==> 01-17 <==
==> flow/design.v (excerpt) <==
module pe_tile_new_unq1 (
clk,
config_addr,
config_data,
out_BUS16_S0_T0,
in_BUS16_S0_T0,
out_BUS16_S0_T1,
in_BUS16_S0_T1,
out_BUS16_S0_T2,
in_BUS16_S0_T2,
out_BUS16_S0_T3,
in_BUS16_S0_T3,
out_BUS16_S0_T4,
in_BUS16_S0_T4,
out_BUS16_S1_T0,
in_BUS16_S1_T0,
out_BUS16_S1_T1,
in_BUS16_S1_T1,
out_BUS16_S1_T2,
in_BUS16_S1_T2,
out_BUS16_S1_T3,
in_BUS16_S1_T3,
out_BUS16_S1_T4,
in_BUS16_S1_T4,
out_BUS16_S2_T0,
in_BUS16_S2_T0,
out_BUS16_S2_T1,
in_BUS16_S2_T1,
out_BUS16_S2_T2,
in_BUS16_S2_T2,
out_BUS16_S2_T3,
in_BUS16_S2_T3,
out_BUS16_S2_T4,
in_BUS16_S2_T4,
out_BUS16_S3_T0,
in_BUS16_S3_T0,
out_BUS16_S3_T1,
in_BUS16_S3_T1,
out_BUS16_S3_T2,
in_BUS16_S3_T2,
out_BUS16_S3_T3,
in_BUS16_S3_T3,
out_BUS16_S3_T4,
in_BUS16_S3_T4,
out_BUS1_S0_T0,
in_BUS1_S0_T0,
out_BUS1_S0_T1,
in_BUS1_S0_T1,
out_BUS1_S0_T2,
in_BUS1_S0_T2,
out_BUS1_S0_T3,
in_BUS1_S0_T3,
out_BUS1_S0_T4,
in_BUS1_S0_T4,
out_BUS1_S1_T0,
in_BUS1_S1_T0,
out_BUS1_S1_T1,
in_BUS1_S1_T1,
out_BUS1_S1_T2,
in_BUS1_S1_T2,
out_BUS1_S1_T3,
in_BUS1_S1_T3,
out_BUS1_S1_T4,
in_BUS1_S1_T4,
out_BUS1_S2_T0,
in_BUS1_S2_T0,
out_BUS1_S2_T1,
in_BUS1_S2_T1,
out_BUS1_S2_T2,
in_BUS1_S2_T2,
out_BUS1_S2_T3,
in_BUS1_S2_T3,
out_BUS1_S2_T4,
in_BUS1_S2_T4,
out_BUS1_S3_T0,
in_BUS1_S3_T0,
out_BUS1_S3_T1,
in_BUS1_S3_T1,
out_BUS1_S3_T2,
in_BUS1_S3_T2,
out_BUS1_S3_T3,
in_BUS1_S3_T3,
  ...
Settings: LEC_CHECK=0, ABC_AREA=0, CAP_MARGIN=30, CELL_PAD_IN_SITES_DETAIL_PLACEMENT=1, CELL_PAD_IN_SITES_GLOBAL_PLACEMENT=1, CORE_MARGIN=3, CORE_UTILIZATION=45, CTS_CLUSTER_SIZE=43, GPL_ROUTABILITY_DRIVEN=1, MAX_ROUTING_LAYER=met5, MIN_ROUTING_LAYER=met1, PLACE_DENSITY_LB_ADDON=0.25, SETUP_SLACK_MARGIN=4.62, SLEW_MARGIN=20, TNS_END_PERCENT=55; clock period 28.0 ns.
run.sh (not shown) runs the stock make flow with config.mk's settings and CLKGATE_MAP_FILE=.
==> 04-04 (differences from 01-17) <==
ABC_AREA = unset   (was 0)
CAP_MARGIN = 20   (was 30)
CELL_PAD_IN_SITES_DETAIL_PLACEMENT = unset   (was 1)
CELL_PAD_IN_SITES_GLOBAL_PLACEMENT = unset   (was 1)
CORE_MARGIN = 2   (was 3)
CORE_UTILIZATION = 68   (was 45)
CTS_CLUSTER_SIZE = 58   (was 43)
GPL_ROUTABILITY_DRIVEN = unset   (was 1)
MAX_ROUTING_LAYER = unset   (was met5)
MIN_ROUTING_LAYER = unset   (was met1)
PLACE_DENSITY_LB_ADDON = unset   (was 0.25)
SETUP_SLACK_MARGIN = unset   (was 4.62)
TNS_END_PERCENT = unset   (was 55)
==> flow/constraint.sdc (replaced) <==
create_clock -name core_clock -period 14.6 [get_ports {clk}]
set_input_delay 2.9200 -clock core_clock [delete_from_list [all_inputs] [get_ports {clk}]]
set_output_delay 2.9200 -clock core_clock [all_outputs]
set_load 0.01 [all_outputs]
==> 09-20 (differences from 01-17) <==
ABC_AREA = unset   (was 0)
CAP_MARGIN = 20   (was 30)
CELL_PAD_IN_SITES_DETAIL_PLACEMENT = unset   (was 1)
CELL_PAD_IN_SITES_GLOBAL_PLACEMENT = unset   (was 1)
CORE_MARGIN = 2   (was 3)
CORE_UTILIZATION = 51   (was 45)
CTS_CLUSTER_SIZE = 37   (was 43)
GPL_ROUTABILITY_DRIVEN = unset   (was 1)
MAX_ROUTING_LAYER = unset   (was met5)
MIN_ROUTING_LAYER = unset   (was met1)
PLACE_DENSITY_LB_ADDON = unset   (was 0.25)
SETUP_SLACK_MARGIN = -1.01   (was 4.62)
TNS_END_PERCENT = unset   (was 55)
==> flow/constraint.sdc (replaced) <==
create_clock -name core_clock -period 10.6 [get_ports {clk}]
set_input_delay 2.1200 -clock core_clock [delete_from_list [all_inputs] [get_ports {clk}]]
set_output_delay 2.1200 -clock core_clock [all_outputs]
set_load 0.01 [all_outputs]
==> run notes <==
Physical design

The flow ran to the end and the layout has no timing, DRC or antenna violations. The half-perimeter wire length of the detailed placement result stands at roughly 230,000 um. The stage logs contain a warning count of between 40 and 50. The clock distribution area overhead in the final layout stands at under 10%.

The cell-internal power stands at roughly 1.8 mW. The OpenROAD report gives the critical path a data arrival time of between 15 and 20 ns. The pin slew with the least headroom to its limit stands at 1.15 ns. The clock skew stands at 0.0465 ns.
[end of results for 01-17]
==> run notes <==
Implementation progress

The tool reported: "[ERROR GRT-0232] Routing congestion too high. Check the congestion heatmap in the GUI". The async set or reset register ratio after synthesis stands at 0%. The flow did not finish. The instance area at placement stands at approximately 0.063 mm^2. Per the synthesis report, the single largest cell type by area occupies between 10% and 20% of cell area. The total of flip-flops plus latches after synthesis stands at approximately 550. The xor and xnor area share after synthesis stands at under 10%. The total congestion overflow after global routing stands at ~130. Yosys attributes the largest share of cell area to dfxtp_1, fa_1, mux2i_1. Summing the areas of all fa, ha and maj instances in the mapped netlist gives 14.4% of the synthesized area.

Prior to clock tree synthesis, the placed netlist has a worst setup slack of -0.790 ns. The count of yosys warnings during synthesis stands at 16. The stage where the run came to a stop is global routing (5_1_grt).
[end of results for 04-04]
==> run notes <==
Physical design

The run finished, with violations left. Failing layout checks were recorded as setup timing. The data arrival time of the critical path stands at around 11 ns. The cell count after placement stands at ~9,000. The worst-case setup margin in the final layout stands at -2.50 ns. The clock distribution area overhead in the final layout stands at under 10%.

The tally of OpenROAD warnings stands at just over 50. In this run the worst setup path begins at in_BUS16_S2_T0[0]. The worst setup path is launched from an input pin.

Per the finish-stage timing summary, setup violations number between 300 and 400. The pin slew with the least headroom to its limit stands at between 1 and 1.5 ns. The critical path runs through a total of 37 cells. The clock skew stands at between 0.03 and 0.04 ns.

The internal portion of the total power is 5.80 mW.
[end of results for 09-20]
No activity file was given, so power comes from the tool's default toggle rates.
